==> inputs of run a <==
// Top
module Top(clk, rst, Trig, Echo, distance, sel);
input clk, rst, Echo;
output Trig;
output [6:0] distance;
output [3:0] sel;
wire [19:0] dis;
wire [1:0] state;
wire clk_1k;
counter_1000 u3(.clk(clk), .rst(rst), .clkout(clk_1k), .statechange(state));
TrigSignal u1(.clk_1m(clk), .rst(rst), .trig(Trig));
PosCounter u2(.clk_1m(clk), .rst(rst), .echo(Echo), .dis_count(dis));
Showdigit u4(.in(dis),.LED_activating_counter(state),.out1(distance[6:0]),.out2(sel[3:0]));
endmodule  
make LEC_CHECK=0 CAP_MARGIN=10 CELL_PAD_IN_SITES_DETAIL_PLACEMENT=0 CELL_PAD_IN_SITES_GLOBAL_PLACEMENT=3 CORE_ASPECT_RATIO=0.87 CORE_MARGIN=2 CORE_UTILIZATION=27 GPL_TIMING_DRIVEN=0 HOLD_SLACK_MARGIN=0.19 MAX_ROUTING_LAYER=met4 PLACE_DENSITY=0.6 SLEW_MARGIN=15 TNS_END_PERCENT=10 finish   # period 1000.0 ns
run.sh (not shown) runs the stock make flow with config.mk's settings and CLKGATE_MAP_FILE=.
==> run b: changes against run a <==
ABC_AREA = 1   (was unset)
CAP_MARGIN = 35   (was 10)
CELL_PAD_IN_SITES_DETAIL_PLACEMENT = unset   (was 0)
CELL_PAD_IN_SITES_GLOBAL_PLACEMENT = unset   (was 3)
CORE_ASPECT_RATIO = unset   (was 0.87)
CORE_UTILIZATION = 72   (was 27)
CTS_CLUSTER_DIAMETER = 325   (was unset)
CTS_CLUSTER_SIZE = 13   (was unset)
GPL_TIMING_DRIVEN = unset   (was 0)
HOLD_SLACK_MARGIN = 0.29   (was 0.19)
MAX_ROUTING_LAYER = unset   (was met4)
PLACE_DENSITY = unset   (was 0.6)
PLACE_DENSITY_LB_ADDON = 0.24   (was unset)
SLEW_MARGIN = 5   (was 15)
TNS_END_PERCENT = unset   (was 10)
==> flow/constraint.sdc (replaced) <==
create_clock -name core_clock -period 163.0 [get_ports {clk}]
set_input_delay 32.6000 -clock core_clock [delete_from_list [all_inputs] [get_ports {clk}]]
set_output_delay 32.6000 -clock core_clock [all_outputs]
set_load 0.01 [all_outputs]
==> run c: changes against run a <==
CAP_MARGIN = 0   (was 10)
CELL_PAD_IN_SITES_DETAIL_PLACEMENT = unset   (was 0)
CELL_PAD_IN_SITES_GLOBAL_PLACEMENT = unset   (was 3)
CORE_ASPECT_RATIO = unset   (was 0.87)
CORE_UTILIZATION = 69   (was 27)
CTS_CLUSTER_DIAMETER = 87   (was unset)
GPL_TIMING_DRIVEN = unset   (was 0)
HOLD_SLACK_MARGIN = unset   (was 0.19)
MAX_ROUTING_LAYER = unset   (was met4)
SLEW_MARGIN = 20   (was 15)
TNS_END_PERCENT = unset   (was 10)
==> flow/constraint.sdc (replaced) <==
create_clock -name core_clock -period 903.0 [get_ports {clk}]
set_input_delay 180.6000 -clock core_clock [delete_from_list [all_inputs] [get_ports {clk}]]
set_output_delay 180.6000 -clock core_clock [all_outputs]
set_load 0.01 [all_outputs]
==> results <==
| quantity | run c | run b | run a |
|---|---|---|---|
| First DRT Iteration DRCs | 2866 | 2142 | 1870 |
| Adder-Cell Fraction of Synth Area | 0.161 | 0.138 | 0.161 |
| Count of inserted tapcells | 525 | 592 | 1332 |
| Height of the die | 205 um | 215 um | 304 um |
| Clock latency at the later pin of the worst-skew pair | 0.34 ns | 0.34 ns | 0.36 ns |
| Placed wire-length estimate after detailed placement | 63300 um | 62900 um | 82100 um |
| Avg Vias per Cell | 7.00 | 5.59 | 5.44 |
| Count of inverters not on the clock network in the layout | 139 | 849 | 139 |
| Setup Slack @ Placement | 631.59 ns | 63.80 ns | 700.82 ns |
| Average wire per cell in the routed design | 18.5 um | 13.3 um | 18.7 um |
| Critical Path Stages | 374 | 443 | 417 |
| Port buffer count | 14 | 14 | 13 |
| CORE AREA | 39800 um2 | 44000 um2 | 102000 um2 |
| Outcome | no timing/DRC/antenna violations | no timing/DRC/antenna violations | no timing/DRC/antenna violations |
| Wire length after detailed routing | 82100 um | 76300 um | 100000 um |
| FF-to-FF End | u2.dis_count[19]$_SDFFE_PP0N_ | u2.dis_count[19]$_SDFFE_PP0N_ | u2.dis_count[18]$_SDFFE_PP0N_ |
| Area growth from synthesis to layout | 2.65% | 1.90% | 8.24% |
| Area share of buffers outside the clock network | 0.0110 | 0.00802 | 0.0288 |
| Die Width | 205 um | 215 um | 349 um |
| Global routing met2 resource utilization | 0.661 | 0.575 | 0.270 |

==> inputs of v12 <==
==> flow/design.v <==
module counter_1000(clk,rst,clkout,statechange);
input clk,rst;
output clkout;
output [1:0] statechange;
reg clkout;
reg [9:0] flag1;
reg [1:0] statechange;
always @(posedge clk) 
begin   
    if(rst)
        begin
            flag1<=0;
            clkout<=1'b1;
        end
	else if(flag1<500) 
		begin
			flag1<=flag1+1;
			clkout<=1'b1;
		end 
	else if(flag1<1000)
		begin
			flag1<=flag1+1;
			clkout<=1'b0;
        end
    else if(flag1==1000)
        begin
            flag1<=0;
            clkout<=1'b1;
		end
end
always @(posedge clk)
begin 
    if(rst)
        statechange <= 0;
    else if(flag1==1000)
    begin
        if(statechange<3)
            statechange <= statechange + 1;
        else
            statechange <= 0;
    end
end
endmodule
module TrigSignal(clk_1m,rst,trig);
input clk_1m,rst;
output trig;
reg trig;
reg [16:0]flag1;
always @(posedge clk_1m) 
begin   
    if(rst)
        begin
            flag1<=0;
            trig<=1'b0;
        end
	else if(flag1<15) 
		begin
			flag1<=flag1+1;
			trig<=1'b1;
		end 
	else if(flag1<100000)
		begin
			flag1<=flag1+1;
			trig<=1'b0;
        end
    else if(flag1==100000)
        begin
            flag1<=0;
            trig<=1'b0;
		end
end
endmodule 
module PosCounter(clk_1m,rst,echo,dis_count);
input clk_1m,rst,echo;
output [19:0] dis_count;
reg [19:0] dis_count;
reg [19:0] count;
reg [19:0] countfinal;
always@(posedge clk_1m)
begin 
    if(rst)
    begin
        dis_count <= 0;
        count <= 0;
        countfinal <= 0;
    end
    else if(echo == 1'b1)
    begin
        count <= count+1;
        countfinal <= count;
    end
    else 
    begin
        dis_count <= countfinal *120 >> 6;
        count <= 0;
    end
end 
endmodule  
module Showdigit(in,LED_activating_counter,out1,out2);
input [19:0] in;
input [1:0] LED_activating_counter;
output reg [6:0] out1;
output reg [3:0] out2;
reg [3:0] outnumber;
always @(*)
begin
    case(LED_activating_counter)
    2'b00: 
    begin
        out2 = 4'b0111; 
        outnumber = (in / 10000)%10; 
    end
    2'b01: 
    begin
        out2 = 4'b1011; 
        outnumber = (in / 1000)%10; 
    end
    2'b10: 
    begin
        out2 = 4'b1101; 
        outnumber = ((in / 100)%10); 
    end
    2'b11: 
    begin
        out2 = 4'b1110; 
        outnumber = ((in / 10)%10); 
    end
    default: begin out2 = 4'b1111; outnumber = 4'b0000; end
    endcase
end
always@(*)
begin
    case(outnumber)
    4'b0000: out1 = 7'b0000001;  
    4'b0001: out1 = 7'b1001111;  
    4'b0010: out1 = 7'b0010010;  
    4'b0011: out1 = 7'b0000110;  
    4'b0100: out1 = 7'b1001100;  
    4'b0101: out1 = 7'b0100100;  
    4'b0110: out1 = 7'b0100000;  
    4'b0111: out1 = 7'b0001111;  
    4'b1000: out1 = 7'b0000000;  
    4'b1001: out1 = 7'b0000100;  
    default: out1 = 7'b0000001;  
    endcase
end
endmodule  
module Top(clk, rst, Trig, Echo, distance, sel);
input clk, rst, Echo;
output Trig;
output [6:0] distance;
output [3:0] sel;
wire [19:0] dis;
wire [1:0] state;
wire clk_1k;
counter_1000 u3(.clk(clk), .rst(rst), .clkout(clk_1k), .statechange(state));
TrigSignal u1(.clk_1m(clk), .rst(rst), .trig(Trig));
PosCounter u2(.clk_1m(clk), .rst(rst), .echo(Echo), .dis_count(dis));
Showdigit u4(.in(dis),.LED_activating_counter(state),.out1(distance[6:0]),.out2(sel[3:0]));
endmodule  
==> flow/run.sh <==
#!/bin/bash
# the make line also repeats each setting of config.mk as NAME=value (left out here)
make -C /OpenROAD-flow-scripts/flow DESIGN_CONFIG=/design/flow/config.mk WORK_HOME=/design/flow/orfs CLKGATE_MAP_FILE= finish
==> flow/config.mk <==
export PLATFORM = sky130hd
export DESIGN_NAME = Top
export DESIGN_NICKNAME = Top
export VERILOG_FILES = /design/flow/design.v
export SDC_FILE = /design/flow/constraint.sdc
export NUM_CORES = 4
export LEC_CHECK = 0
export CAP_MARGIN = 35
export CORE_MARGIN = 2
export CORE_UTILIZATION = 72
export CTS_CLUSTER_DIAMETER = 41
export HOLD_SLACK_MARGIN = -0.1
export PLACE_DENSITY = 0.91
export SLEW_MARGIN = 20
export TNS_END_PERCENT = 40
==> flow/constraint.sdc <==
create_clock -name core_clock -period 740.0 [get_ports {clk}]
set_input_delay 148.0000 -clock core_clock [delete_from_list [all_inputs] [get_ports {clk}]]
set_output_delay 148.0000 -clock core_clock [all_outputs]
set_load 0.01 [all_outputs]
==> v2: changes against v12 <==
- ABC_AREA: unset -> 1
- CAP_MARGIN: 35 -> 20
- CTS_CLUSTER_DIAMETER: 41 -> unset
- CTS_CLUSTER_SIZE: unset -> 13
- HOLD_SLACK_MARGIN: -0.1 -> unset
- PLACE_DENSITY: 0.91 -> unset
- PLACE_DENSITY_LB_ADDON: unset -> 0.23
- TNS_END_PERCENT: 40 -> unset
==> flow/constraint.sdc (replaced) <==
create_clock -name core_clock -period 163.0 [get_ports {clk}]
set_input_delay 32.6000 -clock core_clock [delete_from_list [all_inputs] [get_ports {clk}]]
set_output_delay 32.6000 -clock core_clock [all_outputs]
set_load 0.01 [all_outputs]
==> v33: changes against v12 <==
- CAP_MARGIN: 35 -> 20
- CORE_ASPECT_RATIO: unset -> 1.74
- CORE_MARGIN: 2 -> 9
- CTS_CLUSTER_DIAMETER: 41 -> 382
- CTS_CLUSTER_SIZE: unset -> 98
- HOLD_SLACK_MARGIN: -0.1 -> unset
- PLACE_DENSITY: 0.91 -> 0.36
- TNS_END_PERCENT: 40 -> 15
==> flow/constraint.sdc (replaced) <==
create_clock -name core_clock -period 1000.0 [get_ports {clk}]
set_input_delay 200.0000 -clock core_clock [delete_from_list [all_inputs] [get_ports {clk}]]
set_output_delay 200.0000 -clock core_clock [all_outputs]
set_load 0.01 [all_outputs]
==> v18: changes against v12 <==
- ABC_AREA: unset -> 1
- CAP_MARGIN: 35 -> 20
- CORE_UTILIZATION: 72 -> 68
- CTS_CLUSTER_DIAMETER: 41 -> 374
- CTS_CLUSTER_SIZE: unset -> 39
- HOLD_SLACK_MARGIN: -0.1 -> unset
- PLACE_DENSITY: 0.91 -> 0.6
- TNS_END_PERCENT: 40 -> unset
==> flow/constraint.sdc (replaced) <==
create_clock -name core_clock -period 903.0 [get_ports {clk}]
set_input_delay 180.6000 -clock core_clock [delete_from_list [all_inputs] [get_ports {clk}]]
set_output_delay 180.6000 -clock core_clock [all_outputs]
set_load 0.01 [all_outputs]
==> qor summary <==
Final cell utilization of the core: v12 74.49%; v2 74.03%; v18 70.20%; v33 75.28%
Outcome: v12 finished clean; v2 finished clean; v18 finished clean; v33 finished clean
Logic share of the area: v12 87.33%; v2 80.42%; v18 80.37%; v33 87.56%
Flip-flop and latch share of the layout cell area: v12 6.288%; v2 5.528%; v18 5.524%; v33 6.301%
Number of warning messages in the logs: v12 42; v2 42; v18 44; v33 44
Aoi share: v12 33.82%; v2 13.23%; v18 13.23%; v33 33.82%
WP depth: v12 386; v2 451; v18 448; v33 378
Cells on worst reg2reg path: v12 27; v2 36; v18 36; v33 27
Met1 GRT Util: v12 49.51%; v2 43.59%; v18 39.08%; v33 35.60%
Data arrival time at the worst-slack endpoint: v12 90.88 ns; v2 68.16 ns; v18 68.06 ns; v33 93.86 ns
Final worst-path setup slack: v12 501.12 ns; v2 62.24 ns; v18 654.34 ns; v33 706.14 ns
Critical Path Sink: v12 distance[2]; v2 distance[3]; v18 distance[6]; v33 distance[2]
Overall routed net length: v12 76.83 mm; v2 77.00 mm; v18 81.35 mm; v33 94.33 mm
Area of all placed cells without fillers: v12 28660 um2; v2 32600 um2; v18 32620 um2; v33 28600 um2
Post-layout period usage: v12 32.28%; v2 61.82%; v18 27.54%; v33 29.39%
Clock-cell share of area: v12 1.039%; v2 0.9328%; v18 0.9859%; v33 1.041%
Seq share, synth: v12 6.459%; v2 5.630%; v18 5.630%; v33 6.459%
Unique masters post-synth: v12 128; v2 93; v18 93; v33 128
